==> design.v <==
`timescale 1ns / 1ps
module alu(
    input [2:0] funct3_in,    
    input [6:0] opcode_in, funct7_in,
    input [31:0] rs1_value_in, mux_result_in,    
    output reg [31:0] alu_result_out, raw_output
);
    localparam  reg_reg     = 7'b0110011,
                immediate   = 7'b0010011;
    always @(*) begin
        alu_result_out = 32'b0;
        case (opcode_in)
            immediate: begin
                case (funct3_in)
                    3'b000: alu_result_out = rs1_value_in + mux_result_in;
                    3'b001: alu_result_out = rs1_value_in << mux_result_in[4:0];
                    3'b010: alu_result_out = ($signed(rs1_value_in) < $signed(mux_result_in)) ? 1 : 0;
                    3'b011: alu_result_out = (rs1_value_in < mux_result_in) ? 1 : 0;
                    3'b100: alu_result_out = rs1_value_in ^ mux_result_in;
                    3'b101: begin
                        if (mux_result_in[11:5] == 0) alu_result_out = rs1_value_in >> mux_result_in[4:0];
                        else alu_result_out = $signed(rs1_value_in) >>> mux_result_in[4:0];
                    end
                    3'b110: alu_result_out = rs1_value_in | mux_result_in;
                    3'b111: alu_result_out = rs1_value_in & mux_result_in;          
                endcase
            end
            reg_reg: begin
                case (funct3_in)
                    3'b000: begin
                        if (funct7_in == 0) alu_result_out = rs1_value_in + mux_result_in;
                        else alu_result_out = rs1_value_in - mux_result_in;
                    end
                    3'b001: alu_result_out = rs1_value_in << mux_result_in[4:0];
                    3'b010: alu_result_out = ($signed(rs1_value_in) < $signed(mux_result_in)) ? 1 : 0;
                    3'b011: alu_result_out = (rs1_value_in < mux_result_in) ? 1 : 0;
                    3'b100: alu_result_out = rs1_value_in ^ mux_result_in;
                    3'b101: begin
                        if (funct7_in == 0) alu_result_out = rs1_value_in >> mux_result_in[4:0];
                        else alu_result_out = $signed(rs1_value_in) >>> mux_result_in[4:0];
                    end
                    3'b110: alu_result_out = rs1_value_in | mux_result_in;
                    3'b111: alu_result_out = rs1_value_in & mux_result_in;
                endcase             
            end
            default: begin
                alu_result_out = 32'b0;
            end
        endcase
        raw_output = alu_result_out;
    end        
endmodule
`timescale 1ns / 1ps
module decoder(
    input [31:0] instruction,
    output reg imm_sel_out, write_enable_out,
    output reg [2:0] funct3_out,
    output reg [4:0] rd_sel_out, rs1_sel_out, rs2_sel_out,
    output reg [6:0] funct7_out, opcode_out,
    output reg [11:0] imm_value_out
);
    localparam  reg_reg         = 7'b0110011,
                immediate       = 7'b0010011,
                upper_immediate = 7'b0110111,
                store           = 7'b0100011,
                branch          = 7'b1100011,
                jump            = 7'b1101111;
   always @(*) begin
        opcode_out = instruction[6:0];
        funct7_out = instruction[31:25];
        rs2_sel_out = instruction[24:20];
        rs1_sel_out = instruction[19:15];
        funct3_out = instruction[14:12];
        rd_sel_out = instruction[11:7];
        imm_value_out = instruction[31:20];
        imm_sel_out = 0;
        write_enable_out = 0;
        case (opcode_out)
            immediate: begin
                imm_sel_out = 1;
                write_enable_out = 1;             
            end
            reg_reg: begin
                imm_sel_out = 0;
                write_enable_out = 1;
            end
            default: begin
                imm_sel_out = 0;
                write_enable_out = 0;
            end
        endcase
   end
endmodule
`timescale 1ns / 1ps
module mux_alu(
    input imm_sel_in,
    input [11:0] imm_value_in,
    input [31:0] rs2_value_in,
    output [31:0] mux_result_out,
    output [11:0] trace_imm    
);
    assign mux_result_out = (imm_sel_in) ? {{20{imm_value_in[11]}}, imm_value_in} : rs2_value_in;
    assign trace_imm = imm_value_in;
endmodule
`timescale 1ns / 1ps
module raw_handler(
    input clk,
    input write_enable_in, write_enable_in_2,
    input [4:0] rs1_sel_in, rs2_sel_in, rd_write_back_in, rd_write_back_in_2,
    input [31:0] rs1_value_in, rs2_value_in, rd_value_in, rd_wb_value_2,
    output reg [4:0] get_rs1, get_rs2,
    output reg [31:0] rs1_value_out, rs2_value_out    
);
    always @(*) begin
        get_rs1 = rs1_sel_in;
        get_rs2 = rs2_sel_in;
        if (write_enable_in && rd_write_back_in != 5'b00000 && rs1_sel_in == rd_write_back_in) begin
            rs1_value_out = rd_value_in;
        end
        else if (write_enable_in_2 && rd_write_back_in_2 != 5'b00000 && rs1_sel_in == rd_write_back_in_2) begin
            rs1_value_out = rd_wb_value_2;
        end
        else begin
            rs1_value_out = rs1_value_in;
        end
        if (write_enable_in && rd_write_back_in != 5'b00000 && rs2_sel_in == rd_write_back_in) begin
            rs2_value_out = rd_value_in;
        end
        else if (write_enable_in_2 && rd_write_back_in_2 != 5'b00000 && rs2_sel_in == rd_write_back_in_2) begin
            rs2_value_out = rd_wb_value_2;
        end        
        else begin
            rs2_value_out = rs2_value_in;
        end
    end
endmodule
`timescale 1ns / 1ps
module register_file(
    input clk, write_enable_in,
    input [4:0] rd_sel_in, rs1_sel_in, rs2_sel_in,
    input [31:0] write_data_in,
    output reg [31:0] rs1_value_out, rs2_value_out,
    output reg [4:0] trace_rd, trace_rs1, trace_rs2,
    output reg [31:0] trace_write_in
);
    reg [31:0] registers [0:31];
    always @(*) begin
        rs1_value_out = (rs1_sel_in == 5'b00000) ? 32'b0 : registers[rs1_sel_in];
        rs2_value_out = (rs2_sel_in == 5'b00000) ? 32'b0 : registers[rs2_sel_in];
    end
    always @(posedge clk) begin
        if (write_enable_in && rd_sel_in != 5'b00000) begin
            registers[rd_sel_in] <= write_data_in;
        end   
        trace_rd <= rd_sel_in;
        trace_rs1 <= rs1_sel_in;
        trace_rs2 <= rs2_sel_in;
        trace_write_in <= write_data_in;   
    end
endmodule
`timescale 1ns / 1ps
module pipeline_reg_alu(
    input clk,
    input write_enable_in,
    input [4:0] rd_sel_in,
    input [31:0] alu_result_in,
    output reg write_enable_out,
    output reg [4:0] rd_sel_out, rd_write_back_2,
    output reg [31:0] alu_result_out, rd_wb_value_2
);
    always @(posedge clk) begin
        rd_sel_out <= rd_sel_in;
        alu_result_out <= alu_result_in;
        write_enable_out <= write_enable_in;
        rd_write_back_2 <= rd_sel_in;
        rd_wb_value_2 <= alu_result_in;                        
    end
endmodule
`timescale 1ns / 1ps
module pipeline_reg_decoder(
    input clk,
    input write_enable_in,
    input [31:0] mux_result_in, rs1_value_in,
    input [6:0] opcode_in, funct7_in,
    input [4:0] rd_sel_in,
    input [2:0] funct3_in,
    output reg write_enable_out,
    output reg [31:0] mux_result_out, rs1_value_out,
    output reg [6:0] opcode_out, funct7_out,
    output reg [4:0] rd_sel_out, raw_rd,
    output reg [2:0] funct3_out
);
    always @(posedge clk) begin
        write_enable_out <= write_enable_in;
        mux_result_out <= mux_result_in;
        rs1_value_out <= rs1_value_in;
        opcode_out <= opcode_in;
        funct7_out <= funct7_in;
        rd_sel_out <= rd_sel_in;
        funct3_out <= funct3_in;
        raw_rd <= rd_sel_in;  
    end
endmodule
`timescale 1ns / 1ps
module pipeline_reg_instruction(
    input clk,
    input [31:0] instruction_in,
    output reg [31:0] instruction_out,
    output reg [31:0] trace_instruction
);
    always @(posedge clk) begin
        instruction_out <= instruction_in;
        trace_instruction <= instruction_in;
    end
endmodule
`timescale 1ns / 1ps
module program_counter(
    input clk, rst_n,
    output reg [31:0] program_count
);
    always @(posedge clk) begin
        if (!rst_n) begin
            program_count <= 0;
        end
        else begin
            program_count <= program_count + 4;
        end
    end
endmodule
`timescale 1ns / 1ps
module cpu(
    input rst_n, clk,
    input [31:0] imem_insn,
    output [31:0] imem_addr,
    output [31:0] trace_instruction, trace_rd_value,
    output [11:0] trace_imm,
    output [4:0] trace_rd, trace_rs1, trace_rs2
);
    wire        imm_sel,
                write_enable,
                write_enable_reg,
                write_enable_alu;
    wire [31:0] instruction_reg,
                mux_result,
                mux_result_reg,
                rs1_value,
                rs1_value_reg,
                rs2_value,
                rs2_value_reg,
                alu_result,
                alu_result_reg,
                rd_wb_value,
                rd_wb_value_2,
                raw_rs1_value,
                raw_rs2_value;
    wire [11:0] imm_value;
    wire [6:0]  funct7,
                funct7_reg,
                opcode,
                opcode_reg;
    wire [4:0]  rd_sel,
                rd_sel_reg,
                rd_sel_wb,
                rd_write_back,
                rd_write_back_2,
                rs1_sel,
                rs1_sel_reg,
                rs2_sel,
                rs2_sel_reg,
                get_rs1,
                get_rs2;                
    wire [2:0]  funct3,
                funct3_reg;    
    pipeline_reg_instruction pri(
        .clk(clk),
        .instruction_in(imem_insn),
        .instruction_out(instruction_reg),
        .trace_instruction(trace_instruction)
    );
    pipeline_reg_decoder prd(
        .clk(clk),
        .write_enable_in(write_enable),
        .mux_result_in(mux_result),
        .rs1_value_in(raw_rs1_value),
        .opcode_in(opcode),
        .funct7_in(funct7),
        .rd_sel_in(rd_sel),
        .funct3_in(funct3),
        .write_enable_out(write_enable_reg),
        .mux_result_out(mux_result_reg),
        .rs1_value_out(rs1_value_reg),
        .opcode_out(opcode_reg),
        .funct7_out(funct7_reg),
        .rd_sel_out(rd_sel_reg),
        .funct3_out(funct3_reg),
        .raw_rd(rd_write_back)
    );
    pipeline_reg_alu pra(
        .clk(clk),
        .write_enable_in(write_enable_reg),
        .rd_sel_in(rd_sel_reg),
        .alu_result_in(alu_result),
        .write_enable_out(write_enable_alu),
        .rd_sel_out(rd_sel_wb),
        .alu_result_out(alu_result_reg),
        .rd_write_back_2(rd_write_back_2),
        .rd_wb_value_2(rd_wb_value_2)
    );
    program_counter pc(
        .clk(clk),
        .rst_n(rst_n),
        .program_count(imem_addr)
    );
    decoder dcr(
        .instruction(instruction_reg),
        .funct3_out(funct3),
        .funct7_out(funct7),
        .rd_sel_out(rd_sel),
        .rs1_sel_out(rs1_sel),
        .rs2_sel_out(rs2_sel),
        .imm_value_out(imm_value),
        .opcode_out(opcode),
        .imm_sel_out(imm_sel),
        .write_enable_out(write_enable)
    );
    mux_alu mux(
        .imm_sel_in(imm_sel),
        .imm_value_in(imm_value),
        .rs2_value_in(raw_rs2_value),
        .mux_result_out(mux_result),
        .trace_imm(trace_imm)
    );
    alu alu(
        .opcode_in(opcode_reg),
        .funct3_in(funct3_reg),
        .funct7_in(funct7_reg),
        .rs1_value_in(rs1_value_reg),
        .mux_result_in(mux_result_reg),
        .alu_result_out(alu_result),
        .raw_output(rd_wb_value)
    );
    raw_handler rwh(
        .clk(clk),
        .write_enable_in(write_enable_reg),
        .write_enable_in_2(write_enable_alu),
        .rs1_sel_in(rs1_sel),
        .rs2_sel_in(rs2_sel),
        .rd_write_back_in(rd_write_back),
        .rd_write_back_in_2(rd_write_back_2),
        .rs1_value_in(rs1_value),
        .rs2_value_in(rs2_value),
        .rd_value_in(rd_wb_value),
        .rd_wb_value_2(rd_wb_value_2),
        .get_rs1(get_rs1),
        .get_rs2(get_rs2),
        .rs1_value_out(raw_rs1_value),
        .rs2_value_out(raw_rs2_value)
    );
    register_file rgf(
        .clk(clk),
        .write_enable_in(write_enable_alu),
        .rd_sel_in(rd_sel_wb),
        .rs1_sel_in(get_rs1),
        .rs2_sel_in(get_rs2),
        .write_data_in(alu_result_reg),
        .rs1_value_out(rs1_value),
        .rs2_value_out(rs2_value),
        .trace_rd(trace_rd),
        .trace_rs1(trace_rs1),
        .trace_rs2(trace_rs2),
        .trace_write_in(trace_rd_value) 
    );
endmodule
==> run.sh <==
#!/bin/bash
# the make line also repeats each setting of config.mk as NAME=value (left out here)
make -C /OpenROAD-flow-scripts/flow DESIGN_CONFIG=/design/flow/config.mk WORK_HOME=/design/flow/orfs CLKGATE_MAP_FILE= finish
==> config.mk <==
export PLATFORM = sky130hd
export DESIGN_NAME = cpu
export DESIGN_NICKNAME = cpu
export VERILOG_FILES = /design/flow/design.v
export SDC_FILE = /design/flow/constraint.sdc
export NUM_CORES = 4
export LEC_CHECK = 0
export ABC_AREA = 1
export CAP_MARGIN = 15
export CELL_PAD_IN_SITES_DETAIL_PLACEMENT = 2
export CELL_PAD_IN_SITES_GLOBAL_PLACEMENT = 1
export CORE_MARGIN = 3
export CORE_UTILIZATION = 51
export CTS_CLUSTER_DIAMETER = 152
export CTS_CLUSTER_SIZE = 45
export GPL_ROUTABILITY_DRIVEN = 0
export HOLD_SLACK_MARGIN = 0.21
export MAX_ROUTING_LAYER = met5
export PLACE_DENSITY_LB_ADDON = 0.05
export SETUP_SLACK_MARGIN = 0.7
export SLEW_MARGIN = 5
export TNS_END_PERCENT = 45
==> constraint.sdc <==
create_clock -name core_clock -period 6.18 [get_ports {clk}]
set_input_delay 1.2360 -clock core_clock [delete_from_list [all_inputs] [get_ports {clk}]]
set_output_delay 1.2360 -clock core_clock [all_outputs]
set_load 0.01 [all_outputs]
==> results of run 1 <==
[stage by stage]
stage             worst slack (ns)  std cells  area, sq um  hold slack [ns]
global placement              2.13       9514        70700            0.337
floorplan                     3.46       8036        68300            0.326
==> run_results.csv, run 1 <==
group,metric,value,unit
run_status,status,"aborted with a tool error",
run_status,stop_stage,"3_5_place_dp",
run_status,stop_error,"[ERROR DPL-0033] detailed placement checks failed during check placement.",
yosys,top_cell_area_share,45.1,%
yosys,common_cells,"nand2_1 (1780), edfxtp_1 (1024), nand3_1 (861), inv_1 (794), o21ai_0 (724)",
floorplanning,core,132000,sq um
yosys,simple_gate_area_share,20.5,%
yosys,edf_count,1024,
yosys,ys_sh_adder,1.86,%
floorplanning,fp-utilization,51.6,%
yosys,synthCells,8003,
floorplanning,rows,133,
yosys,synth_cell_types,63,
place,port_buffers,154,
yosys,ys_seq_share,52.0,%
floorplanning,ioPinCount,157,
yosys,ys_area,68200,sq um
yosys,yosysWarnings,8,
yosys,async_flop_share,0,%
yosys,top_cell,"nand2_1",
floorplanning,die_area,138000,sq um
yosys,avgSynthCellArea,8.52,sq um
yosys,ys_ff,1258,
floorplanning,die_x,372,um
yosys,synthFlopType,"edfxtp_1",
floorplanning,fp.dieH,372,um
yosys,area_leaders,"edfxtp_1 (45%), nand2_1 (9.8%), dfxtp_1 (6.9%), nand3_1 (6.3%), o21ai_0 (5.3%)",
yosys,synth_area,68200,sq um
yosys,synth_area_leader_cell,"edfxtp_1",
yosys,ys_sh_xor,0.231,%
yosys,top_logic_kind,"simple AND/OR/NAND/NOR gates",
yosys,aoi_share,16.7,%
yosys,ys_cells,8003,
yosys,synth.area.mux_share,0.147,%
==> run 2, diff against run 1 <==
Settings changed: CAP_MARGIN 15 to 20, CELL_PAD_IN_SITES_GLOBAL_PLACEMENT 1 to unset, CORE_ASPECT_RATIO set to 0.96, CORE_UTILIZATION 51 to 50, CTS_CLUSTER_DIAMETER 152 to 131, CTS_CLUSTER_SIZE 45 to unset, GPL_TIMING_DRIVEN set to 0, HOLD_SLACK_MARGIN 0.21 to unset, MAX_ROUTING_LAYER met5 to met4, MIN_ROUTING_LAYER set to met2, PLACE_DENSITY set to 0.48, PLACE_DENSITY_LB_ADDON 0.05 to unset, SETUP_SLACK_MARGIN 0.7 to unset, SLEW_MARGIN 5 to 25, TNS_END_PERCENT 45 to 55.
Clock period 6.18 ns to 5.0 ns, I/O delays scaled along.
==> run 2 against run 1 <==
  * The flow again stops in 3_5_place_dp
  * Synthesized cell count is the same
  * Die size grew 2.0%
  * Area after synthesis is the same
==> run_results.csv, run 2 <==
group,metric,value,unit
run_status,status,"aborted with a tool error",
run_status,stop_stage,"3_5_place_dp",
run_status,stop_error,"[ERROR DPL-0033] detailed placement checks failed during check placement.",
yosys,synthFlopType,"edfxtp_1",
floorplanning,die_area,141000,sq um
yosys,synth_area_leader_cell,"edfxtp_1",
yosys,ys_sh_xor,0.231,%
yosys,synthCells,8003,
place,port_buffers,153,
yosys,edf_count,1024,
yosys,top_cell_area_share,45.1,%
yosys,simple_gate_area_share,20.5,%
floorplanning,rows,132,
yosys,top_logic_kind,"simple AND/OR/NAND/NOR gates",
yosys,synth_area,68200,sq um
yosys,common_cells,"nand2_1 (1780), edfxtp_1 (1024), nand3_1 (861), inv_1 (794), o21ai_0 (724)",
yosys,ys_sh_adder,1.86,%
floorplanning,fp.dieH,368,um
floorplanning,ioPinCount,157,
floorplanning,die_x,383,um
yosys,ys_seq_share,52.0,%
floorplanning,core,135000,sq um
yosys,ys_ff,1258,
yosys,area_leaders,"edfxtp_1 (45%), nand2_1 (9.8%), dfxtp_1 (6.9%), nand3_1 (6.3%), o21ai_0 (5.3%)",
yosys,avgSynthCellArea,8.52,sq um
yosys,top_cell,"nand2_1",
yosys,async_flop_share,0,%
yosys,ys_area,68200,sq um
yosys,synth_cell_types,63,
yosys,aoi_share,16.7,%
yosys,ys_cells,8003,
yosys,synth.area.mux_share,0.147,%
floorplanning,fp-utilization,50.5,%
yosys,yosysWarnings,8,
-- run 2: through the flow --
stage             setup TNS (ns)  hold slack [ns]  instance area, sq um
global placement          -14.76            0.335                 72100
floorplan                      0            0.326                 68300
==> run 3, diff against run 2 <==
Settings changed: ABC_AREA 1 to unset, CAP_MARGIN 20 to 15, CELL_PAD_IN_SITES_DETAIL_PLACEMENT 2 to 0, CELL_PAD_IN_SITES_GLOBAL_PLACEMENT set to 0, CORE_ASPECT_RATIO 0.96 to unset, CORE_MARGIN 3 to 2, CORE_UTILIZATION 50 to 70, CTS_CLUSTER_DIAMETER 131 to unset, GPL_ROUTABILITY_DRIVEN 0 to 1, GPL_TIMING_DRIVEN 0 to unset, MIN_ROUTING_LAYER met2 to unset, PLACE_DENSITY 0.48 to unset, PLACE_DENSITY_LB_ADDON set to 0.05, SLEW_MARGIN 25 to 20, TNS_END_PERCENT 55 to unset.
Clock period 5.0 ns to 2.87 ns, I/O delays scaled along.
==> run 3 against run 2 <==
  * The run fails in 5_1_grt
  * Area after synthesis fell by 6.0%
  * Synthesized cell count down 41%
  * Die size decreased by 33%
==> run_results.csv, run 3 <==
group,metric,value,unit
run_status,stop_stage,"5_1_grt",
yosys,ys_cells,4725,
yosys,ys_seq_share,55.3,%
floorplanning,die_area,94000,sq um
yosys,simple_gate_area_share,5.82,%
floorplanning,fp.dieH,307,um
place,place_congestion,1.12,
floorplanning,core,90400,sq um
yosys,area_leaders,"edfxtp_1 (48%), mux4_2 (13%), dfxtp_1 (7.3%), mux2i_1 (6.7%), a221oi_1 (2.3%)",
clock_tree,cts_root_buf,"clkbuf_16",
yosys,async_flop_share,0,%
clock_tree,cts.sinks,1258,
clock_tree,cts_htree_levels,4,
clock_tree,clockBufferDepth,3,
yosys,aoi_share,11.6,%
yosys,top_cell_area_share,48.0,%
yosys,edf_count,1024,
yosys,ys_ff,1258,
global_routing,track_usage,87.7,%
floorplanning,fp-utilization,70.9,%
floorplanning,die_x,307,um
floorplanning,ioPinCount,157,
yosys,synth_area,64100,sq um
yosys,top_logic_kind,"multiplexers",
place,dpl.hpwl,176000,um
yosys,common_cells,"edfxtp_1 (1024), mux2i_1 (431), mux4_2 (376), nor2_1 (327), a21oi_1 (246)",
place,port_buffers,154,
yosys,ys_sh_adder,1.98,%
clock_tree,hold_buffers,0,
place,place_area,73600,sq um
yosys,synthCells,4725,
yosys,avgSynthCellArea,13.6,sq um
yosys,yosysWarnings,8,
yosys,synth_area_leader_cell,"edfxtp_1",
run_status,stop_error,"[ERROR GRT-0116] Global routing finished with congestion. Check the congestion regions in the DRC Viewer.",
yosys,ys_sh_xor,0.847,%
global_routing,gr-total-overflow,561,
yosys,ys_area,64100,sq um
yosys,synth_cell_types,89,
yosys,top_cell,"edfxtp_1",
yosys,synth.area.mux_share,21.2,%
yosys,synthFlopType,"edfxtp_1",
run_status,status,"aborted with a tool error",
floorplanning,rows,110,
clock_tree,cts_made_buffers,130,
[run 3: layer usage]
metal / track usage (%) / overflow
met1: 88.1 / 75
met2: 95.6 / 209
met3: 79.4 / 89
met4: 83.5 / 188
met5: - / -
[run 3: metrics by stage]
| step | cells | power, mW | TNS [ns] | hold slack [ns] | worst slack (ns) |
|---|---|---|---|---|---|
| after floorplan | 4758 | 24.6 | -58.27 | 0.325 | -0.263 |
| after global placement | 6585 | 28.5 | -30.81 | 0.336 | -0.864 |
| after detailed placement | 6585 | 28.7 | -35.50 | 0.342 | -0.863 |
| after CTS | 6886 | 47.2 | -14.66 | 0.216 | -0.445 |
[run 3: what timing repair did]
| item | 4_1_cts |
|---|---|
| pin swaps | 98 |
| resized | 413 |
| cloned | 14 |
| endpoints found under the setup margin | 143 |
| hold endpoints to repair | 0 |
| buffers inserted | 58 |
==> run 4, diff against run 3 <==
Settings changed: CAP_MARGIN 15 to 20, CELL_PAD_IN_SITES_DETAIL_PLACEMENT 0 to unset, CELL_PAD_IN_SITES_GLOBAL_PLACEMENT 0 to unset, CORE_UTILIZATION 70 to 72, CTS_CLUSTER_DIAMETER set to 381, CTS_CLUSTER_SIZE set to 40, GPL_ROUTABILITY_DRIVEN 1 to unset, MAX_ROUTING_LAYER met4 to unset, PLACE_DENSITY set to 0.65, PLACE_DENSITY_LB_ADDON 0.05 to unset, SETUP_SLACK_MARGIN set to 0.67, SLEW_MARGIN 20 to 10.
Clock period 2.87 ns to 3.57 ns, I/O delays scaled along.
==> run 4 against run 3 <==
  * The run again fails in 5_1_grt
  * Die size down 2.7%
  * Area after synthesis stayed put
  * Synthesized cell count stayed put
==> run_results.csv, run 4 <==
group,metric,value,unit
floorplanning,die_x,302,um
yosys,synth_cell_types,89,
yosys,synthCells,4725,
floorplanning,fp-utilization,72.5,%
place,port_buffers,154,
yosys,synth.area.mux_share,21.2,%
place,dpl.hpwl,181000,um
yosys,ys_sh_adder,1.98,%
yosys,top_cell,"edfxtp_1",
clock_tree,cts.sinks,1258,
floorplanning,core,88400,sq um
floorplanning,ioPinCount,157,
clock_tree,cts_htree_levels,2,
clock_tree,cts_root_buf,"clkbuf_16",
yosys,top_logic_kind,"multiplexers",
place,pre_cts_ws,-0.357,ns
yosys,async_flop_share,0,%
yosys,ys_sh_xor,0.847,%
clock_tree,cts_made_buffers,37,
run_status,status,"aborted with a tool error",
yosys,ys_area,64100,sq um
yosys,top_cell_area_share,48.0,%
yosys,common_cells,"edfxtp_1 (1024), mux2i_1 (431), mux4_2 (376), nor2_1 (327), a21oi_1 (246)",
yosys,ys_cells,4725,
yosys,synth_area_leader_cell,"edfxtp_1",
yosys,yosysWarnings,8,
global_routing,track_usage,80.9,%
clock_tree,hold_buffers,0,
yosys,synth_area,64100,sq um
yosys,simple_gate_area_share,5.82,%
yosys,avgSynthCellArea,13.6,sq um
place,place_congestion,1.10,
yosys,edf_count,1024,
yosys,synthFlopType,"edfxtp_1",
floorplanning,rows,109,
yosys,ys_ff,1258,
clock_tree,clockBufferDepth,3,
global_routing,gr-total-overflow,53,
run_status,stop_error,"[ERROR GRT-0116] Global routing finished with congestion. Check the congestion regions in the DRC Viewer.",
yosys,aoi_share,11.6,%
floorplanning,die_area,91400,sq um
place,place_area,70400,sq um
yosys,area_leaders,"edfxtp_1 (48%), mux4_2 (13%), dfxtp_1 (7.3%), mux2i_1 (6.7%), a221oi_1 (2.3%)",
yosys,ys_seq_share,55.3,%
run_status,stop_stage,"5_1_grt",
floorplanning,fp.dieH,302,um
run 4: layer usage:
| layer | GRT overflow | global-route usage [%] |
|---|---|---|
| met5 | 1 | 46.7 |
| met4 | 24 | 80.3 |
| met3 | 13 | 70.8 |
| met2 | 14 | 93.0 |
| met1 | 1 | 80.2 |
run 4: what timing repair did:
| item | 4_1_cts |
|---|---|
| setup buffers | 116 |
| endpoints found under the hold margin | 0 |
| resized | 444 |
| cloned | 19 |
| endpoints found under the setup margin | 265 |
| pin swaps | 114 |
run 4: per-stage QoR:
stage / hold WS [ns] / cells / util, % / setup TNS (ns)
floorplan: 0.325 / 4758 / - / 0
detailed placement: 0.355 / 6191 / 79.7 / -1.19
CTS: 0.374 / 6394 / 85.0 / 0
global placement: 0.347 / 6188 / 79.7 / -0.970
==> run 5, diff against run 4 <==
Settings changed: CELL_PAD_IN_SITES_DETAIL_PLACEMENT set to 2, CORE_MARGIN 2 to 3, CORE_UTILIZATION 72 to 50, CTS_CLUSTER_DIAMETER 381 to 131, CTS_CLUSTER_SIZE 40 to unset, GPL_ROUTABILITY_DRIVEN set to 0, MIN_ROUTING_LAYER set to met2, PLACE_DENSITY 0.65 to unset, SETUP_SLACK_MARGIN 0.67 to unset, SLEW_MARGIN 10 to 25.
Clock period 3.57 ns to 5.0 ns, I/O delays scaled along.
==> run 5 against run 4 <==
  * The run again fails in 5_1_grt
  * Synthesized cell count unchanged
  * Die size up 45%
  * Area after synthesis unchanged
==> run_results.csv, run 5 <==
group,metric,value,unit
clock_tree,cts_root_buf,"clkbuf_16",
yosys,ys_ff,1258,
clock_tree,clockBufferDepth,3,
run_status,status,"aborted with a tool error",
place,port_buffers,154,
floorplanning,core,126000,sq um
run_status,stop_error,"[ERROR GRT-0116] Global routing finished with congestion. Check the congestion regions in the DRC Viewer.",
yosys,yosysWarnings,8,
yosys,top_cell,"edfxtp_1",
yosys,ys_area,64100,sq um
floorplanning,die_area,133000,sq um
floorplanning,rows,130,
place,dpl.hpwl,183000,um
floorplanning,fp-utilization,50.7,%
yosys,ys_sh_xor,0.847,%
global_routing,gr-total-overflow,207,
clock_tree,cts_made_buffers,138,
yosys,synthFlopType,"edfxtp_1",
yosys,avgSynthCellArea,13.6,sq um
clock_tree,post_cts_buffers,0,
yosys,ys_seq_share,55.3,%
yosys,synth_area_leader_cell,"edfxtp_1",
yosys,simple_gate_area_share,5.82,%
run_status,stop_stage,"5_1_grt",
clock_tree,cts.sinks,1258,
yosys,synth.area.mux_share,21.2,%
clock_tree,cts_htree_levels,4,
clock_tree,cts-resized-gates,0,
yosys,top_logic_kind,"multiplexers",
place,dp.cells,6391,
yosys,async_flop_share,0,%
clock_tree,hold_buffers,0,
yosys,ys_cells,4725,
yosys,synthCells,4725,
yosys,top_cell_area_share,48.0,%
floorplanning,ioPinCount,157,
place,pre_cts_ws,0.682,ns
yosys,area_leaders,"edfxtp_1 (48%), mux4_2 (13%), dfxtp_1 (7.3%), mux2i_1 (6.7%), a221oi_1 (2.3%)",
yosys,ys_sh_adder,1.98,%
yosys,edf_count,1024,
global_routing,track_usage,74.6,%
yosys,common_cells,"edfxtp_1 (1024), mux2i_1 (431), mux4_2 (376), nor2_1 (327), a21oi_1 (246)",
floorplanning,fp.dieH,364,um
yosys,synth_cell_types,89,
yosys,aoi_share,11.6,%
yosys,synth_area,64100,sq um
floorplanning,die_x,364,um
-- run 5: stage by stage --
stage	instance area (sq um)	utilization, %	total power, mW
global placement	68400	54.1	15.3
floorplan	64200	-	14.1
CTS	73000	57.8	26.5
detailed placement	68400	54.1	15.6
-- run 5: layer usage --
metal  overflow  GRT usage, %
met5         19          59.5
met4         38          54.3
met3        125          82.4
met2         25          79.6
met1          -             -
==> run 6, diff against run 5 <==
Settings changed: CAP_MARGIN 20 to 15, CELL_PAD_IN_SITES_DETAIL_PLACEMENT 2 to 0, CELL_PAD_IN_SITES_GLOBAL_PLACEMENT set to 1, CORE_MARGIN 3 to 2, CORE_UTILIZATION 50 to 60, CTS_CLUSTER_DIAMETER 131 to unset, GPL_ROUTABILITY_DRIVEN 0 to 1, MAX_ROUTING_LAYER set to met4, MIN_ROUTING_LAYER met2 to unset, PLACE_DENSITY_LB_ADDON set to 0.05, SLEW_MARGIN 25 to 20.
Clock period 5.0 ns to 3.03 ns, I/O delays scaled along.
==> run 6 against run 5 <==
  * Now fails the layout checks on setup timing
  * Synthesized cell count stayed put
  * Die size down 17%
  * Area after synthesis did not move
==> run_results.csv, run 6 <==
group,metric,value,unit
pwr,maxPowerGroup,"sequential cells",
cells_and_area,fin_nets,5711,
yosys,avgSynthCellArea,13.6,sq um
yosys,top_cell_area_share,48.0,%
pwr,pwr-share-clk,36.4,%
global_routing,top_usage_layer,"met2",
global_routing,gr-total-overflow,0,
pwr,comb_cell_power,9.49,mW
critical_path,crit_path_max_fanout,3,
yosys,ys_area,64100,sq um
global_routing,grt_pass1_wl,358000,um
run,tool_warnings,95,
critical_path,critPathMaxStageDelay,0.35,ns
floorplanning,die_x,331,um
yosys,async_flop_share,0,%
floorplanning,core,106000,sq um
pwr,swShare,28.3,%
place,dpl.hpwl,166000,um
yosys,aoi_share,11.6,%
route,ant_nets,0,
yosys,synthCells,4725,
pwr,ir_worst_vdd,0.628,mV
yosys,area_leaders,"edfxtp_1 (48%), mux4_2 (13%), dfxtp_1 (7.3%), mux2i_1 (6.7%), a221oi_1 (2.3%)",
yosys,synthFlopType,"edfxtp_1",
critical_path,rr_startpoint,"prd.rs1_value_out[0]$_DFF_P_",
route,firstDrtPassIters,7,
critical_path,crit_top_cell,"buf_6",
yosys,ys_ff,1258,
hold_path,hold_start,"imem_insn[17]",
critical_path,path_buffers,5,
pwr,powerClk,16.3,mW
timing,setup_viol,49,
cells_and_area,final_util,76.3,%
critical_path,cp.required,3.71,ns
clock_tree,hold_buffers,0,
timing,max-slew-margin-rel,26.7,%
clock_tree,clk_pin_slew,0.06,ns
cells_and_area,final_area,80500,sq um
route,wire_per_inst,36.0,um
global_routing,track_usage,48.0,%
clock_tree,cts.sinks,1258,
cells_and_area,syn2layout_area_growth,25.6,%
yosys,simple_gate_area_share,5.82,%
clock_tree,cts_root_buf,"clkbuf_16",
yosys,top_logic_kind,"multiplexers",
global_routing,met1_usage,57.0,%
yosys,ys_cells,4725,
yosys,edf_count,1024,
critical_path,crit_start,"prd.rs1_value_out[0]$_DFF_P_",
pwr,intPower,32.1,mW
timing,holdWs,0.270,ns
clock_tree,clockBufferDepth,3,
timing,rsz0062_at_grt,"yes",
critical_path,crit_chain,"buf_6 -> ha_4 -> fa_2 -> a211oi_2 -> o211ai_1 -> a41oi_2 -> buf_6 -> o311a_4 -> o21bai_4 -> buf_4 -> buf_4 -> buf_6 -> a32o_2 -> xnor2_4 -> o22ai_2 -> a31oi_1",
critical_path,reg2reg_to,"prd.mux_result_out[26]$_DFF_P_",
yosys,yosysWarnings,8,
timing,finalHoldViolCount,0,
critical_path,critPathTopFamily,"AND-OR/OR-AND gates",
global_routing,grt_max_degree,80,
run,drv_cap,0,
yosys,synth_area_leader_cell,"edfxtp_1",
yosys,synth_cell_types,89,
critical_path,cp-end-kind,"flop",
clock_tree,cts_tree,"done",
route,dr_total_vias,52000,
timing,fin_skew,0.0266,ns
timing,finalCritPeriodShare,108,%
route,wl,255000,um
critical_path,r2r_setup_slack,-0.24,ns
pwr,pwr-share-comb,21.2,%
place,place_area,73500,sq um
global_routing,grtUsageMet2,71.2,%
pwr,seq_power_share,42.4,%
route,drc,0,
global_routing,antenna_found_initial,10,
critical_path,crit_arrival,3.95,ns
timing,setup_ws,-0.245,ns
pwr,p_leak,30.1,nW
pwr,net-switching-power,12.7,mW
yosys,ys_sh_adder,1.98,%
yosys,ys_seq_share,55.3,%
global_routing,first_global_vias,50900,
route,vias_per_cell,7.33,
place,port_buffers,154,
clock_tree,cts_htree_levels,4,
run_status,status,"failed layout checks",
route,drt_iter0_drc,7978,
hold_path,hold_end,"pri.instruction_out[17]$_DFF_P_",
global_routing,use_met3,13.8,%
yosys,synth.area.mux_share,21.2,%
pwr,finalPower,44.7,mW
clock_tree,cts_made_buffers,134,
hold_path,hold_depth,1,
cells_and_area,stdcell_count,7088,
yosys,top_cell,"edfxtp_1",
timing,slew_viol_final,0,
place,place_congestion,1.14,
critical_path,worst_r2r_path_depth,16,
critical_path,slowest_stage,"fa_2",
run_status,violatedChecks,"setup timing",
critical_path,cp.depth,16,
clock_tree,clkLatencyLatePin,0.78,ns
yosys,ys_sh_xor,0.847,%
timing,clock.fmax,0.305,GHz
floorplanning,die_area,109000,sq um
floorplanning,rows,119,
timing,final.min_clock_period,3.27,ns
yosys,common_cells,"edfxtp_1 (1024), mux2i_1 (431), mux4_2 (376), nor2_1 (327), a21oi_1 (246)",
hold_path,hold_path.class,"primary input to flop",
floorplanning,fp.dieH,331,um
floorplanning,ioPinCount,157,
critical_path,start_kind,"flop",
floorplanning,fp-utilization,60.7,%
place,dp.cells,6772,
yosys,synth_area,64100,sq um
pwr,seq_cell_power,18.9,mW
critical_path,worstSetupPathType,"flop to flop",
pwr,power.density,555,nW/um^2
critical_path,critPathCapture,"prd.mux_result_out[26]$_DFF_P_",
timing,tightest_slew,1.10,ns
[run 6: metal layers]
layer | vias up | part of all wire (%)
li1 | 20600 | -
met1 | 25300 | 32
met2 | 4831 | 45
met3 | 1270 | 14
met4 | 0 | 8.5
met5 | - | 0
[run 6: final cells by class]
type	count	area [sq um]
Inverter	121	465
Antenna cell	10	25.0
Sequential cell	1258	35500
Multi-Input combinational cell	3006	28800
Fill cell	6446	25100
Clock buffer	190	3700
Timing Repair Buffer	1056	9700
Tap cell	1391	1740
Clock inverter	56	612
[run 6: metrics by stage]
step / setup slack, ns / TNS, ns
finish: -0.245 / -4.75
global route: -0.303 / -8.63
detailed placement: -0.508 / -19.40
global placement: -0.550 / -18.42
CTS: -0.278 / -3.40
floorplan: -0.103 / -22.07
[run 6: what timing repair did]
action                     in CTS  in global routing
hold endpoints to repair        0                  0
gates resized                 246                224
setup endpoints to repair      85                 86
pin swaps                      79                105
setup buffers                  36                 31
cloned                          4                  1
==> run 7, diff against run 6 <==
Settings changed: CAP_MARGIN 15 to 20, CELL_PAD_IN_SITES_DETAIL_PLACEMENT 0 to unset, CELL_PAD_IN_SITES_GLOBAL_PLACEMENT 1 to unset, CORE_UTILIZATION 60 to 58, GPL_ROUTABILITY_DRIVEN 1 to unset, MAX_ROUTING_LAYER met4 to unset, PLACE_DENSITY_LB_ADDON 0.05 to unset.
Clock period 3.03 ns to 2.64 ns, I/O delays scaled along.
==> run 7 against run 6 <==
  * The layout still fails its checks (setup timing)
  * Die size is 3.4% higher
  * Count of clock-buffer cells in the layout grew 1
  * Sequential share of layout area fell by 1.8 points
  * Final area grew 4.4%
  * Synthesized cell count did not move
  * Clock skew is 0.016 ns higher
  * Combinational power grew 22%
  * Global-route usage down 3.8 points
  * Worst setup slack worse by 0.48 ns
  * Area after synthesis did not move
  * Largest cell class unchanged
==> run_results.csv, run 7 <==
group,metric,value,unit
run_status,status,"failed layout checks",
run_status,violatedChecks,"setup timing",
floorplanning,fp-utilization,58.6,%
timing,slew_viol_final,0,
clock_tree,cts_made_buffers,134,
timing,clock.fmax,0.297,GHz
place,place_congestion,1.08,
cells_and_area,final_util,76.9,%
route,firstDrtPassIters,6,
critical_path,rr_startpoint,"prd.mux_result_out[0]$_DFF_P_",
place,port_buffers,154,
yosys,synthCells,4725,
critical_path,start_kind,"flop",
route,vias_per_cell,7.03,
yosys,top_logic_kind,"multiplexers",
run,drv_cap,0,
timing,holdWs,0.190,ns
timing,setup_viol,98,
pwr,seq_power_share,41.7,%
pwr,pwr-share-comb,22.3,%
cells_and_area,final_area,84000,sq um
place,place_area,75600,sq um
yosys,ys_area,64100,sq um
critical_path,critPathCapture,"prd.mux_result_out[26]$_DFF_P_",
pwr,maxPowerGroup,"sequential cells",
critical_path,slowest_stage,"dfxtp_4",
critical_path,path_buffers,4,
clock_tree,cts_tree,"done",
pwr,ir_worst_vdd,0.627,mV
yosys,area_leaders,"edfxtp_1 (48%), mux4_2 (13%), dfxtp_1 (7.3%), mux2i_1 (6.7%), a221oi_1 (2.3%)",
global_routing,antenna_found_initial,19,
global_routing,track_usage,44.2,%
hold_path,hold_depth,1,
timing,finalCritPeriodShare,127,%
critical_path,crit_start,"prd.mux_result_out[0]$_DFF_P_",
pwr,seq_cell_power,21.7,mW
route,drc,0,
place,dp.cells,7025,
pwr,power.density,621,nW/um^2
critical_path,crit_arrival,3.97,ns
floorplanning,die_x,336,um
critical_path,cp.required,3.25,ns
yosys,ys_ff,1258,
global_routing,first_global_vias,51200,
clock_tree,clkLatencyLatePin,0.77,ns
pwr,finalPower,52.2,mW
pwr,powerClk,18.8,mW
yosys,yosysWarnings,8,
global_routing,grt_pass1_wl,356000,um
hold_path,hold_start,"imem_insn[18]",
yosys,common_cells,"edfxtp_1 (1024), mux2i_1 (431), mux4_2 (376), nor2_1 (327), a21oi_1 (246)",
global_routing,gr-total-overflow,0,
pwr,comb_cell_power,11.6,mW
yosys,simple_gate_area_share,5.82,%
timing,fin_skew,0.0426,ns
timing,tightest_slew,1.35,ns
critical_path,critPathTopFamily,"AND-OR/OR-AND gates",
clock_tree,clockBufferDepth,3,
pwr,pwr-share-clk,36.1,%
global_routing,grt_max_degree,52,
yosys,synth_cell_types,89,
yosys,synthFlopType,"edfxtp_1",
run,tool_warnings,97,
clock_tree,hold_buffers,0,
place,dpl.hpwl,166000,um
clock_tree,cts_root_buf,"clkbuf_16",
yosys,aoi_share,11.6,%
floorplanning,fp.dieH,336,um
cells_and_area,syn2layout_area_growth,31.1,%
timing,setup_ws,-0.724,ns
yosys,synth_area_leader_cell,"edfxtp_1",
yosys,top_cell_area_share,48.0,%
yosys,ys_sh_xor,0.847,%
pwr,p_leak,31.8,nW
clock_tree,cts.sinks,1258,
timing,rsz0062_at_grt,"yes",
yosys,synth_area,64100,sq um
critical_path,worst_r2r_path_depth,15,
cells_and_area,n_fill_cell,6719,
route,wire_per_inst,34.2,um
critical_path,crit_path_max_fanout,3,
timing,final.min_clock_period,3.36,ns
floorplanning,rows,121,
hold_path,hold_end,"pri.instruction_out[18]$_DFF_P_",
route,dr_total_vias,52200,
yosys,synth.area.mux_share,21.2,%
pwr,swShare,28.1,%
critical_path,cp-end-kind,"flop",
yosys,edf_count,1024,
critical_path,r2r_setup_slack,-0.72,ns
cells_and_area,stdcell_count,7422,
critical_path,critPathMaxStageDelay,0.36,ns
yosys,avgSynthCellArea,13.6,sq um
yosys,ys_cells,4725,
clock_tree,cts_htree_levels,4,
cells_and_area,fin_nets,5973,
critical_path,crit_chain,"ha_4 -> fa_2 -> a211oi_2 -> o211ai_1 -> buf_4 -> a41oi_4 -> o311a_4 -> o21bai_4 -> buf_4 -> buf_6 -> buf_6 -> a32o_2 -> xnor2_2 -> o22ai_2 -> a31oi_1",
critical_path,reg2reg_to,"prd.mux_result_out[26]$_DFF_P_",
yosys,ys_seq_share,55.3,%
hold_path,hold_path.class,"primary input to flop",
yosys,ys_sh_adder,1.98,%
yosys,top_cell,"edfxtp_1",
critical_path,cp.depth,15,
route,wl,254000,um
cells_and_area,logic_area,29200,sq um
pwr,intPower,37.5,mW
timing,finalHoldViolCount,0,
floorplanning,core,109000,sq um
pwr,net-switching-power,14.7,mW
floorplanning,die_area,113000,sq um
route,ant_nets,0,
timing,max-slew-margin-rel,9.92,%
yosys,async_flop_share,0,%
route,drt_iter0_drc,8257,
cells_and_area,seq_area,35500,sq um
floorplanning,ioPinCount,157,
clock_tree,clk_pin_slew,0.07,ns
critical_path,worstSetupPathType,"flop to flop",
[run 7: cell type report]
cell class | instances | share of cell area [%]
multi-input cells | 3006 | 34.7
well taps | 1476 | 2.20
repair buffers | 1318 | 15.0
clock inverters | 51 | 0.660
inverters | 121 | 0.579
diodes | 1 | 0.00298
flip-flops and latches | 1258 | 42.3
clock buffers | 191 | 4.53
[run 7: repair_timing]
item                                    CTS  global route
pin swaps                               129           127
endpoints found under the setup margin  110           145
setup buffers                            99            70
gates cloned                             12             1
gates resized                           380           193
[run 7: through the flow]
stage / TNS [ns] / worst slack [ns]
final: -42.72 / -0.724
after global routing: -49.07 / -0.805
after CTS: -36.21 / -0.707
after detailed placement: -60.19 / -1.05
after global placement: -58.91 / -1.05
after floorplan: -121.34 / -0.493
[run 7: routing by layer]
metal / part of all wire, % / up-vias / track usage, % / wire, um
met5: 0.058 / - / 0 / 148
met1: 34 / 25700 / 57.4 / 87200
met3: 13 / 1047 / 11.3 / 34100
met2: 44 / 4399 / 66.2 / 112000
met4: 7.9 / 22 / 29.2 / 20100
li1: - / 21100 / - / -
==> run 8, diff against run 7 <==
Settings changed: CORE_UTILIZATION 58 to 50.
Clock period 2.64 ns to 5.0 ns, I/O delays scaled along.
==> run 8 against run 7 <==
  * The run now finishes clean
  * Utilization decreased by 19 points
  * Hold slack improved by 0.16 ns
  * Cell count decreased by 10%
  * Sequential power decreased by 47%
  * Sequential share of layout area increased by 6.2 points
  * Register-to-register slack improved by 1.1 ns
  * Non-clock buffer count decreased by 945
  * Global-route usage decreased by 8.6 points
  * Clock power decreased by 46%
  * Count of clock-buffer cells in the layout decreased by 4
  * First-iteration DRC count decreased by 17%
  * Sequential cell count unchanged
  * Largest power group unchanged
==> run_results.csv, run 8 <==
group,metric,value,unit
run_status,status,"no timing/DRC/antenna violations",
global_routing,antenna_found_initial,7,
critical_path,cp.required,5.68,ns
clock_tree,post_cts_buffers,0,
timing,final.min_clock_period,4.63,ns
critical_path,slowest_stage,"a2111oi_0",
timing,max-slew-margin-rel,17.2,%
global_routing,gr-total-overflow,0,
critical_path,cp-end-kind,"flop",
timing,holdWs,0.350,ns
route,dr_total_vias,46600,
timing,setup_ws,0.370,ns
critical_path,worstSetupPathType,"flop to flop",
critical_path,start_kind,"flop",
critical_path,critPathMaxStageDelay,0.73,ns
pwr,seq_power_share,45.4,%
place,port_buffers,154,
critical_path,crit_top_cell,"a21oi_1",
pwr,p_leak,26.3,nW
pwr,pwr-share-clk,39.9,%
clock_tree,cts_htree_levels,4,
pwr,powerClk,10.2,mW
route,firstDrtPassIters,8,
critical_path,critPathCapture,"prd.mux_result_out[28]$_DFF_P_",
pwr,net-switching-power,7.04,mW
run,tool_warnings,92,
global_routing,use_met3,8.23,%
pwr,power.density,349,nW/um^2
clock_tree,cts_root_buf,"clkbuf_16",
yosys,synth_area_leader_cell,"edfxtp_1",
yosys,yosysWarnings,8,
clock_tree,clockBufferDepth,3,
place,place_congestion,1.06,
clock_tree,cts.sinks,1258,
yosys,top_logic_kind,"multiplexers",
floorplanning,rows,131,
global_routing,grtUsageMet2,54.1,%
critical_path,crit_chain,"clkinv_1 -> ha_1 -> nor2_1 -> o21ai_0 -> a21oi_1 -> o21ai_1 -> a2111oi_0 -> buf_4 -> or3_1 -> a21oi_1 -> o31ai_1 -> nand2_1 -> a21o_1",
place,pre_cts_ws,0.506,ns
timing,rsz0062_at_grt,"no",
critical_path,path_buffers,2,
timing,fin_skew,0.0372,ns
pwr,maxPowerGroup,"sequential cells",
critical_path,critPathTopFamily,"AND-OR/OR-AND gates",
timing,slew_viol_final,0,
yosys,synthFlopType,"edfxtp_1",
yosys,ys_seq_share,55.3,%
floorplanning,ioPinCount,157,
route,vias_per_cell,6.98,
floorplanning,die_x,362,um
critical_path,crit_arrival,5.31,ns
clock_tree,cts-resized-gates,0,
timing,finalCritPeriodShare,92.6,%
global_routing,grt_pass1_wl,333000,um
pwr,seq_cell_power,11.6,mW
floorplanning,core,127000,sq um
critical_path,crit_path_max_fanout,9,
pwr,finalPower,25.5,mW
floorplanning,fp-utilization,50.3,%
timing,tightest_slew,1.23,ns
clock_tree,clkLatencyLatePin,0.79,ns
run,drv_cap,0,
critical_path,worst_r2r_path_depth,13,
hold_path,hold_depth,0,
yosys,ys_sh_xor,0.847,%
global_routing,met1_usage,49.6,%
global_routing,top_usage_layer,"met2",
yosys,ys_ff,1258,
critical_path,rr_startpoint,"prd.mux_result_out[4]$_DFF_P_",
place,place_area,68700,sq um
yosys,synth_area,64100,sq um
timing,clock.fmax,0.216,GHz
cells_and_area,syn2layout_area_growth,14.2,%
route,drc,0,
hold_path,hold_path.class,"flop to flop",
cells_and_area,final_util,57.5,%
yosys,avgSynthCellArea,13.6,sq um
global_routing,grt_max_degree,94,
cells_and_area,final_area,73200,sq um
global_routing,first_global_vias,45000,
floorplanning,die_area,131000,sq um
route,ant_nets,0,
yosys,aoi_share,11.6,%
yosys,area_leaders,"edfxtp_1 (48%), mux4_2 (13%), dfxtp_1 (7.3%), mux2i_1 (6.7%), a221oi_1 (2.3%)",
pwr,pwr-share-comb,14.7,%
timing,setup_viol,0,
pwr,swShare,27.6,%
yosys,simple_gate_area_share,5.82,%
clock_tree,hold_buffers,0,
pwr,ir_worst_vdd,0.292,mV
clock_tree,cts_made_buffers,139,
yosys,ys_cells,4725,
global_routing,track_usage,35.6,%
place,dp.cells,6420,
pwr,intPower,18.5,mW
cells_and_area,stdcell_count,6675,
timing,fin_setup_tns,0,ns
yosys,synth_cell_types,89,
hold_path,hold_start,"pri.instruction_out[10]$_DFF_P_",
clock_tree,clk_pin_slew,0.06,ns
critical_path,crit_start,"prd.mux_result_out[4]$_DFF_P_",
route,wire_per_inst,35.2,um
clock_tree,cts_tree,"done",
yosys,async_flop_share,0,%
yosys,ys_sh_adder,1.98,%
yosys,synthCells,4725,
pwr,comb_cell_power,3.76,mW
route,drt_iter0_drc,6845,
yosys,ys_area,64100,sq um
critical_path,cp.depth,13,
place,dpl.hpwl,154000,um
yosys,common_cells,"edfxtp_1 (1024), mux2i_1 (431), mux4_2 (376), nor2_1 (327), a21oi_1 (246)",
critical_path,reg2reg_to,"prd.mux_result_out[28]$_DFF_P_",
yosys,top_cell_area_share,48.0,%
hold_path,hold_end,"prd.rd_sel_out[3]$_DFF_P_",
route,wl,235000,um
yosys,top_cell,"edfxtp_1",
yosys,synth.area.mux_share,21.2,%
cells_and_area,fin_nets,5033,
yosys,edf_count,1024,
floorplanning,fp.dieH,362,um
critical_path,r2r_setup_slack,0.37,ns
timing,finalHoldViolCount,0,
-- run 8: per-layer routing --
layer	wire [um]	vias to the layer above
met3	26600	548
met1	92100	23800
met4	10200	10
li1	-	19200
met2	106000	3064
met5	71	-
-- run 8: layout make-up --
cell class	instances	area [sq um]
Antenna cell	3	7.51
Clock buffer	187	3750
Clock inverter	65	746
Fill cell	10200	54100
Inverter	121	459
Multi-Input combinational cell	3006	27000
Sequential cell	1258	35500
Tap cell	1662	2080
Timing Repair Buffer	373	3680
==> run 9, diff against run 8 <==
Settings changed: ABC_AREA set to 1, CELL_PAD_IN_SITES_DETAIL_PLACEMENT set to 2, CORE_ASPECT_RATIO set to 0.96, CORE_MARGIN 2 to 3, CORE_UTILIZATION 50 to 52, CTS_CLUSTER_DIAMETER set to 131, GPL_ROUTABILITY_DRIVEN set to 0, GPL_TIMING_DRIVEN set to 0, MAX_ROUTING_LAYER set to met5, MIN_ROUTING_LAYER set to met2, PLACE_DENSITY set to 0.48, SETUP_SLACK_MARGIN set to 0.23, SLEW_MARGIN 20 to 25, TNS_END_PERCENT set to 55.
==> run 9 against run 8 <==
  * The flow now stops in 3_5_place_dp
  * Area after synthesis up 6.3%
  * Die size is 3.4% higher
  * Synthesized cell count is 69% higher
==> run_results.csv, run 9 <==
group,metric,value,unit
run_status,status,"aborted with a tool error",
yosys,avgSynthCellArea,8.52,sq um
yosys,ys_area,68200,sq um
yosys,synth_cell_types,63,
floorplanning,die_area,135000,sq um
yosys,synth.area.mux_share,0.147,%
floorplanning,ioPinCount,157,
place,port_buffers,153,
yosys,ys_sh_xor,0.231,%
yosys,synthCells,8003,
yosys,yosysWarnings,8,
yosys,synth_area,68200,sq um
yosys,common_cells,"nand2_1 (1780), edfxtp_1 (1024), nand3_1 (861), inv_1 (794), o21ai_0 (724)",
yosys,simple_gate_area_share,20.5,%
yosys,top_cell,"nand2_1",
floorplanning,die_x,376,um
yosys,top_logic_kind,"simple AND/OR/NAND/NOR gates",
yosys,synthFlopType,"edfxtp_1",
yosys,top_cell_area_share,45.1,%
run_status,stop_stage,"3_5_place_dp",
floorplanning,rows,129,
run_status,stop_error,"[ERROR DPL-0033] detailed placement checks failed during check placement.",
floorplanning,core,129000,sq um
yosys,aoi_share,16.7,%
yosys,async_flop_share,0,%
yosys,area_leaders,"edfxtp_1 (45%), nand2_1 (9.8%), dfxtp_1 (6.9%), nand3_1 (6.3%), o21ai_0 (5.3%)",
floorplanning,fp.dieH,361,um
yosys,ys_sh_adder,1.86,%
yosys,ys_seq_share,52.0,%
yosys,synth_area_leader_cell,"edfxtp_1",
yosys,ys_cells,8003,
yosys,edf_count,1024,
yosys,ys_ff,1258,
floorplanning,fp-utilization,52.7,%
run 9: per-stage QoR:
step	TNS, ns	std cells
floorplan	0	8036
global placement	-5.97	9892
==> run 10, diff against run 9 <==
Settings changed: CORE_UTILIZATION 52 to 68, CTS_CLUSTER_SIZE set to 64, GPL_ROUTABILITY_DRIVEN 0 to 1.
==> run 10 against run 9 <==
  * The flow again stops in 3_5_place_dp
  * Synthesized cell count unchanged
  * Area after synthesis unchanged
  * Die size down 23%
==> run_results.csv, run 10 <==
group,metric,value,unit
run_status,status,"aborted with a tool error",
run_status,stop_stage,"3_5_place_dp",
run_status,stop_error,"[ERROR DPL-0033] detailed placement checks failed during check placement.",
yosys,aoi_share,16.7,%
yosys,ys_cells,8003,
yosys,ys_sh_adder,1.86,%
yosys,area_leaders,"edfxtp_1 (45%), nand2_1 (9.8%), dfxtp_1 (6.9%), nand3_1 (6.3%), o21ai_0 (5.3%)",
yosys,synth_area,68200,sq um
place,place_congestion,1.80,
yosys,ys_seq_share,52.0,%
yosys,async_flop_share,0,%
yosys,synth.area.mux_share,0.147,%
yosys,top_cell,"nand2_1",
yosys,ys_area,68200,sq um
floorplanning,ioPinCount,157,
yosys,yosysWarnings,8,
yosys,synthFlopType,"edfxtp_1",
floorplanning,core,99300,sq um
place,port_buffers,153,
yosys,ys_sh_xor,0.231,%
floorplanning,rows,113,
yosys,synth_area_leader_cell,"edfxtp_1",
floorplanning,fp.dieH,316,um
yosys,avgSynthCellArea,8.52,sq um
floorplanning,fp-utilization,68.7,%
yosys,top_logic_kind,"simple AND/OR/NAND/NOR gates",
floorplanning,die_area,104000,sq um
yosys,common_cells,"nand2_1 (1780), edfxtp_1 (1024), nand3_1 (861), inv_1 (794), o21ai_0 (724)",
yosys,ys_ff,1258,
yosys,simple_gate_area_share,20.5,%
yosys,top_cell_area_share,45.1,%
floorplanning,die_x,329,um
yosys,synthCells,8003,
yosys,synth_cell_types,63,
yosys,edf_count,1024,
## run 10: metrics by stage
step              area, sq um  hold slack, ns
global placement        71500           0.331
floorplan               68300           0.326
==> run 11, diff against run 10 <==
Settings changed: ABC_AREA 1 to unset, CAP_MARGIN 20 to 15, CELL_PAD_IN_SITES_DETAIL_PLACEMENT 2 to 0, CELL_PAD_IN_SITES_GLOBAL_PLACEMENT set to 0, CORE_ASPECT_RATIO 0.96 to unset, CORE_MARGIN 3 to 2, CTS_CLUSTER_DIAMETER 131 to 347, CTS_CLUSTER_SIZE 64 to unset, GPL_TIMING_DRIVEN 0 to unset, HOLD_SLACK_MARGIN set to -0.08, MAX_ROUTING_LAYER met5 to met4, MIN_ROUTING_LAYER met2 to unset, PLACE_DENSITY 0.48 to unset, SETUP_SLACK_MARGIN 0.23 to 0.22, SLEW_MARGIN 25 to 20, TNS_END_PERCENT 55 to unset.
Clock period 5.0 ns to 1.87 ns, I/O delays scaled along.
==> run 11 against run 10 <==
  * Area after synthesis fell by 6.0%
  * Die size fell by 7.1%
  * The flow stops in 5_1_grt
  * Synthesized cell count fell by 41%
==> run_results.csv, run 11 <==
group,metric,value,unit
run_status,status,"aborted with a tool error",
floorplanning,die_area,96700,sq um
yosys,top_cell_area_share,48.0,%
yosys,synth.area.mux_share,21.2,%
yosys,synth_area_leader_cell,"edfxtp_1",
yosys,ys_sh_adder,1.98,%
place,pre_cts_ws,-1.66,ns
place,dp.cells,6943,
clock_tree,cts_htree_levels,4,
clock_tree,cts_made_buffers,130,
yosys,simple_gate_area_share,5.82,%
yosys,yosysWarnings,8,
floorplanning,fp-utilization,68.7,%
yosys,async_flop_share,0,%
place,dpl.hpwl,189000,um
clock_tree,hold_buffers,0,
run_status,stop_stage,"5_1_grt",
run_status,stop_error,"[ERROR GRT-0116] Global routing finished with congestion. Check the congestion regions in the DRC Viewer.",
yosys,top_cell,"edfxtp_1",
global_routing,track_usage,94.2,%
yosys,synthFlopType,"edfxtp_1",
yosys,synth_area,64100,sq um
floorplanning,rows,112,
floorplanning,fp.dieH,311,um
yosys,ys_cells,4725,
yosys,synthCells,4725,
yosys,edf_count,1024,
floorplanning,die_x,311,um
yosys,ys_area,64100,sq um
yosys,area_leaders,"edfxtp_1 (48%), mux4_2 (13%), dfxtp_1 (7.3%), mux2i_1 (6.7%), a221oi_1 (2.3%)",
place,port_buffers,154,
yosys,ys_seq_share,55.3,%
yosys,avgSynthCellArea,13.6,sq um
place,place_congestion,1.15,
clock_tree,cts_root_buf,"clkbuf_16",
global_routing,gr-total-overflow,1765,
floorplanning,ioPinCount,157,
yosys,ys_ff,1258,
yosys,common_cells,"edfxtp_1 (1024), mux2i_1 (431), mux4_2 (376), nor2_1 (327), a21oi_1 (246)",
clock_tree,clockBufferDepth,3,
yosys,synth_cell_types,89,
yosys,aoi_share,11.6,%
yosys,top_logic_kind,"multiplexers",
clock_tree,cts.sinks,1258,
yosys,ys_sh_xor,0.847,%
floorplanning,core,93300,sq um
==> run 11: per-stage QoR <==
step / area, sq um / hold WS (ns)
after floorplan: 65700 / 0.325
after global placement: 77000 / 0.341
after detailed placement: 77000 / 0.342
after CTS: 86000 / 0.0186
==> run 11: what timing repair did <==
| item | in CTS |
|---|---|
| cloned | 20 |
| gates resized | 984 |
| endpoints found under the setup margin | 1214 |
| pin swaps | 159 |
| setup buffers | 182 |
==> run 11: per-layer routing <==
metal / GRT overflow / global-route usage, %
met3: 213 / 87.2
met2: 881 / 102
met4: 492 / 93.8
met1: 179 / 92.4
met5: - / -
==> run 12, diff against run 11 <==
Settings changed: CAP_MARGIN 15 to 30, CELL_PAD_IN_SITES_DETAIL_PLACEMENT 0 to unset, CELL_PAD_IN_SITES_GLOBAL_PLACEMENT 0 to unset, CORE_UTILIZATION 68 to 72, CTS_CLUSTER_DIAMETER 347 to 89, CTS_CLUSTER_SIZE set to 53, GPL_ROUTABILITY_DRIVEN 1 to unset, HOLD_SLACK_MARGIN -0.08 to 0.08, MAX_ROUTING_LAYER met4 to unset, SETUP_SLACK_MARGIN 0.22 to unset, TNS_END_PERCENT set to 75.
Clock period 1.87 ns to 3.27 ns, I/O delays scaled along.
==> run 12 against run 11 <==
  * Die size decreased by 5.5%
  * Synthesized cell count unchanged
  * Area after synthesis unchanged
  * The flow again stops in 5_1_grt
==> run_results.csv, run 12 <==
group,metric,value,unit
place,place_congestion,1.11,
yosys,synth_cell_types,89,
clock_tree,cts.sinks,1258,
place,place_area,71600,sq um
floorplanning,die_x,302,um
yosys,top_logic_kind,"multiplexers",
yosys,top_cell,"edfxtp_1",
yosys,ys_seq_share,55.3,%
yosys,synth.area.mux_share,21.2,%
floorplanning,die_area,91400,sq um
yosys,common_cells,"edfxtp_1 (1024), mux2i_1 (431), mux4_2 (376), nor2_1 (327), a21oi_1 (246)",
yosys,synth_area,64100,sq um
floorplanning,fp-utilization,72.5,%
yosys,synthCells,4725,
yosys,aoi_share,11.6,%
yosys,avgSynthCellArea,13.6,sq um
yosys,ys_sh_xor,0.847,%
place,port_buffers,154,
yosys,synthFlopType,"edfxtp_1",
yosys,top_cell_area_share,48.0,%
clock_tree,cts_htree_levels,2,
yosys,async_flop_share,0,%
yosys,ys_cells,4725,
yosys,yosysWarnings,8,
clock_tree,clockBufferDepth,3,
run_status,status,"aborted with a tool error",
floorplanning,ioPinCount,157,
run_status,stop_stage,"5_1_grt",
place,dp.cells,6360,
yosys,edf_count,1024,
yosys,ys_area,64100,sq um
place,dpl.hpwl,164000,um
yosys,ys_ff,1258,
yosys,area_leaders,"edfxtp_1 (48%), mux4_2 (13%), dfxtp_1 (7.3%), mux2i_1 (6.7%), a221oi_1 (2.3%)",
clock_tree,cts_root_buf,"clkbuf_16",
clock_tree,cts_made_buffers,42,
floorplanning,core,88400,sq um
yosys,simple_gate_area_share,5.82,%
yosys,synth_area_leader_cell,"edfxtp_1",
place,pre_cts_ws,-0.432,ns
floorplanning,fp.dieH,302,um
yosys,ys_sh_adder,1.98,%
clock_tree,hold_buffers,0,
floorplanning,rows,109,
==> run 12: repair_timing <==
item                       4_1_cts
pin swaps                        9
setup endpoints to repair       64
gates resized                   67
buffers inserted                 8
==> run 13, diff against run 12 <==
Settings changed: CORE_UTILIZATION 72 to 66, CTS_CLUSTER_DIAMETER 89 to unset, CTS_CLUSTER_SIZE 53 to unset, HOLD_SLACK_MARGIN 0.08 to unset, TNS_END_PERCENT 75 to unset.
Clock period 3.27 ns to 3.33 ns, I/O delays scaled along.
==> run 13 against run 12 <==
  * Now fails the layout checks on setup timing
  * Die size is 9.0% higher
  * Synthesized cell count stayed put
  * Area after synthesis stayed put
==> run_results.csv, run 13 <==
group,metric,value,unit
floorplanning,fp.dieH,316,um
critical_path,path_buffers,2,
critical_path,crit_start,"prd.mux_result_out[24]$_DFF_P_",
pwr,power.density,514,nW/um^2
clock_tree,cts_tree,"done",
clock_tree,clockBufferDepth,3,
global_routing,grtUsageMet2,74.0,%
run_status,status,"failed layout checks",
yosys,synthCells,4725,
floorplanning,rows,114,
global_routing,grt_pass1_wl,355000,um
cells_and_area,logic_area,27700,sq um
place,port_buffers,154,
critical_path,cp.depth,11,
timing,setup_ws,-0.0447,ns
critical_path,slowest_stage,"dfxtp_1",
hold_path,hold_end,"pri.instruction_out[16]$_DFF_P_",
pwr,p_leak,28.4,nW
yosys,avgSynthCellArea,13.6,sq um
yosys,common_cells,"edfxtp_1 (1024), mux2i_1 (431), mux4_2 (376), nor2_1 (327), a21oi_1 (246)",
global_routing,grt_max_degree,73,
route,drt_iter0_drc,10400,
critical_path,worstSetupPathType,"flop to flop",
clock_tree,hold_buffers,0,
critical_path,critPathTopFamily,"simple AND/OR/NAND/NOR gates",
floorplanning,die_x,316,um
critical_path,worst_r2r_path_depth,11,
yosys,ys_sh_xor,0.847,%
global_routing,antenna_found_initial,15,
global_routing,first_global_vias,51300,
route,wl,254000,um
pwr,pwr-share-comb,18.7,%
route,wire_per_inst,38.0,um
place,place_congestion,1.06,
clock_tree,cts_made_buffers,121,
timing,fin_skew,0.0413,ns
critical_path,r2r_setup_slack,-0.04,ns
yosys,simple_gate_area_share,5.82,%
timing,finalCritPeriodShare,101,%
timing,rsz0062_at_grt,"yes",
critical_path,critPathMaxStageDelay,0.52,ns
timing,holdWs,0.350,ns
floorplanning,core,96400,sq um
clock_tree,clkLatencyLatePin,0.76,ns
yosys,top_cell_area_share,48.0,%
yosys,synth_cell_types,89,
floorplanning,fp-utilization,66.5,%
global_routing,use_met3,20.2,%
timing,final.min_clock_period,3.37,ns
route,firstDrtPassIters,10,
yosys,ys_area,64100,sq um
yosys,synth.area.mux_share,21.2,%
pwr,comb_cell_power,7.38,mW
global_routing,gr-total-overflow,0,
pwr,powerClk,14.8,mW
timing,max-slew-margin-rel,41.6,%
run,tool_warnings,96,
critical_path,crit_path_max_fanout,4,
pwr,net-switching-power,10.9,mW
critical_path,crit_arrival,3.98,ns
pwr,ir_worst_vdd,0.732,mV
cells_and_area,fin_nets,5427,
clock_tree,cts_root_buf,"clkbuf_16",
timing,clock.fmax,0.296,GHz
critical_path,crit_chain,"inv_1 -> ha_1 -> or3_1 -> or2_2 -> nor3_1 -> a311oi_2 -> buf_4 -> xor2_2 -> a221oi_2 -> nor2_1 -> a2bb2oi_1",
critical_path,rr_startpoint,"prd.mux_result_out[24]$_DFF_P_",
pwr,maxPowerGroup,"sequential cells",
timing,slew_viol_final,0,
yosys,ys_seq_share,55.3,%
critical_path,cp-end-kind,"flop",
clock_tree,cts_htree_levels,3,
pwr,pwr-share-clk,37.5,%
route,vias_per_cell,7.84,
yosys,ys_cells,4725,
global_routing,met1_usage,60.5,%
floorplanning,ioPinCount,157,
cells_and_area,final_util,79.4,%
yosys,ys_ff,1258,
hold_path,hold_depth,1,
floorplanning,die_area,99600,sq um
yosys,synth_area_leader_cell,"edfxtp_1",
pwr,swShare,27.8,%
global_routing,track_usage,50.1,%
yosys,ys_sh_adder,1.98,%
yosys,synthFlopType,"edfxtp_1",
yosys,synth_area,64100,sq um
cells_and_area,n_fill_cell,5298,
run_status,violatedChecks,"setup timing",
route,drc,0,
yosys,top_cell,"edfxtp_1",
yosys,async_flop_share,0,%
route,ant_nets,0,
hold_path,hold_path.class,"primary input to flop",
timing,finalHoldViolCount,0,
critical_path,critPathCapture,"prd.rs1_value_out[30]$_DFF_P_",
global_routing,top_usage_layer,"met2",
yosys,top_logic_kind,"multiplexers",
yosys,area_leaders,"edfxtp_1 (48%), mux4_2 (13%), dfxtp_1 (7.3%), mux2i_1 (6.7%), a221oi_1 (2.3%)",
run,drv_cap,0,
cells_and_area,syn2layout_area_growth,19.4,%
cells_and_area,seq_area,35500,sq um
timing,setup_viol,5,
critical_path,reg2reg_to,"prd.rs1_value_out[30]$_DFF_P_",
pwr,seq_power_share,43.8,%
timing,tightest_slew,0.876,ns
clock_tree,cts.sinks,1258,
yosys,yosysWarnings,8,
critical_path,cp.required,3.94,ns
clock_tree,clk_pin_slew,0.07,ns
yosys,edf_count,1024,
timing,fin_setup_tns,-0.125,ns
place,dpl.hpwl,155000,um
hold_path,hold_start,"imem_insn[16]",
critical_path,start_kind,"flop",
yosys,aoi_share,11.6,%
pwr,seq_cell_power,17.2,mW
route,dr_total_vias,52400,
pwr,intPower,28.4,mW
-- run 13: routing by layer --
layer | wire length, um | up-vias
met5 | 238 | -
met4 | 22400 | 20
met3 | 42300 | 1630
met2 | 110000 | 5822
met1 | 78400 | 25000
li1 | - | 20000
-- run 13: final cells by class --
type | instances | share of cell area (%)
inverters | 121 | 0.601
well taps | 1276 | 2.08
clock buffers | 180 | 4.68
multi-input cells | 3006 | 36.1
diodes | 6 | 0.0196
clock inverters | 51 | 0.853
repair buffers | 785 | 9.31
flip-flops and latches | 1258 | 46.3
-- run 13: repair_timing --
item,CTS,global route
setup endpoints to repair,47,66
pin swaps,21,33
gates resized,56,96
setup buffers,5,5
gates cloned,0,1
-- run 13: per-stage QoR --
stage                     instances  cell area [sq um]  setup slack [ns]  total power, mW
after detailed placement       6436              71500            -0.389             24.2
after global placement         6433              71500            -0.358             24.2
after global routing           6678              76600            -0.139             40.0
after floorplan                4758              64300           0.00254             21.2
after CTS                      6671              76000            -0.172             38.6
final                          6683              76600           -0.0447             39.4
Power is estimated from default activity; no workload was simulated.
